// pe_tile_new_unq1
module pe_tile_new_unq1 (
clk,
config_addr,
config_data,
out_BUS16_S0_T0,
in_BUS16_S0_T0,
out_BUS16_S0_T1,
in_BUS16_S0_T1,
out_BUS16_S0_T2,
in_BUS16_S0_T2,
out_BUS16_S0_T3,
in_BUS16_S0_T3,
out_BUS16_S0_T4,
in_BUS16_S0_T4,
out_BUS16_S1_T0,
in_BUS16_S1_T0,
out_BUS16_S1_T1,
in_BUS16_S1_T1,
out_BUS16_S1_T2,
in_BUS16_S1_T2,
out_BUS16_S1_T3,
in_BUS16_S1_T3,
out_BUS16_S1_T4,
in_BUS16_S1_T4,
out_BUS16_S2_T0,
in_BUS16_S2_T0,
out_BUS16_S2_T1,
in_BUS16_S2_T1,
out_BUS16_S2_T2,
in_BUS16_S2_T2,
out_BUS16_S2_T3,
in_BUS16_S2_T3,
out_BUS16_S2_T4,
in_BUS16_S2_T4,
out_BUS16_S3_T0,
in_BUS16_S3_T0,
out_BUS16_S3_T1,
in_BUS16_S3_T1,
out_BUS16_S3_T2,
in_BUS16_S3_T2,
out_BUS16_S3_T3,
in_BUS16_S3_T3,
out_BUS16_S3_T4,
in_BUS16_S3_T4,
out_BUS1_S0_T0,
in_BUS1_S0_T0,
out_BUS1_S0_T1,
in_BUS1_S0_T1,
out_BUS1_S0_T2,
in_BUS1_S0_T2,
out_BUS1_S0_T3,
in_BUS1_S0_T3,
out_BUS1_S0_T4,
in_BUS1_S0_T4,
out_BUS1_S1_T0,
in_BUS1_S1_T0,
out_BUS1_S1_T1,
in_BUS1_S1_T1,
out_BUS1_S1_T2,
in_BUS1_S1_T2,
out_BUS1_S1_T3,
in_BUS1_S1_T3,
out_BUS1_S1_T4,
in_BUS1_S1_T4,
out_BUS1_S2_T0,
in_BUS1_S2_T0,
out_BUS1_S2_T1,
in_BUS1_S2_T1,
out_BUS1_S2_T2,
in_BUS1_S2_T2,
out_BUS1_S2_T3,
in_BUS1_S2_T3,
out_BUS1_S2_T4,
in_BUS1_S2_T4,
out_BUS1_S3_T0,
in_BUS1_S3_T0,
out_BUS1_S3_T1,
in_BUS1_S3_T1,
out_BUS1_S3_T2,
in_BUS1_S3_T2,
out_BUS1_S3_T3,
in_BUS1_S3_T3,
out_BUS1_S3_T4,
in_BUS1_S3_T4,
reset,
tile_id
);
Size: about 51000 sq um of cells after synthesis.
clock: 28.0 ns
lec_check: 0
abc_area: 0
cap_margin: 30
cell_pad_in_sites_detail_placement: 0
cell_pad_in_sites_global_placement: 1
core_aspect_ratio: 0.52
core_margin: 9
core_utilization: 52
cts_cluster_size: 76
gpl_routability_driven: 1
max_routing_layer: met5
min_routing_layer: met1
place_density_lb_addon: 0.25
setup_slack_margin: -0.24
slew_margin: 20
tns_end_percent: 55
run.sh (not shown) runs the stock make flow with config.mk's settings and CLKGATE_MAP_FILE=.
The starting point produced a clean layout.
Edit:
CAP_MARGIN = 20   (was 30)
CELL_PAD_IN_SITES_DETAIL_PLACEMENT = not set   (was 0)
CORE_ASPECT_RATIO = not set   (was 0.52)
CORE_MARGIN = 2   (was 9)
CORE_UTILIZATION = 57   (was 52)
CTS_CLUSTER_SIZE = 43   (was 76)
HOLD_SLACK_MARGIN = 0.08   (was not set)
PLACE_DENSITY_LB_ADDON = not set   (was 0.25)
SETUP_SLACK_MARGIN = not set   (was -0.24)
TNS_END_PERCENT = not set   (was 55)
clock period = 15.8 ns   (was 28.0 ns; I/O delays follow)
After rerunning:
- The new run finished with negative setup slack left
- non-clock buffer count climbs by 338
- routed wire length shrinks by 8.6%
- final area climbs by 5.4%
- global-route usage increases by 6.5 points
- clock skew increases by 24 ps
- worst setup slack is worse by 5000 ps
- sequential share of layout area drops by 0.96 points
- power grows by 95%
- via count is higher by 1.9%
- register-to-register slack is worse by 11000 ps
Edit:
CELL_PAD_IN_SITES_GLOBAL_PLACEMENT = 0   (was 1)
CORE_UTILIZATION = 69   (was 57)
SETUP_SLACK_MARGIN = -1.34   (was not set)
TNS_END_PERCENT = 95   (was not set)
clock period = 16.5 ns   (was 15.8 ns; I/O delays follow)
Outcome: The changed run died in global routing; die area fell by 17%; synthesized cell count does not change; area after synthesis stays the same.
Edit:
CELL_PAD_IN_SITES_GLOBAL_PLACEMENT = 1   (was 0)
CORE_UTILIZATION = 45   (was 69)
HOLD_SLACK_MARGIN = not set   (was 0.08)
PLACE_DENSITY_LB_ADDON = 0.25   (was not set)
SETUP_SLACK_MARGIN = 3.41   (was -1.34)
TNS_END_PERCENT = 90   (was 95)
clock period = 30.2 ns   (was 16.5 ns; I/O delays follow)
After rerunning:
- This time the run ran to the end with no violations
- die area climbs by 52%
- synthesized cell count is unchanged
- synthesized area stays the same
Power figures rest on the tool's default switching activity, not on a simulated workload.
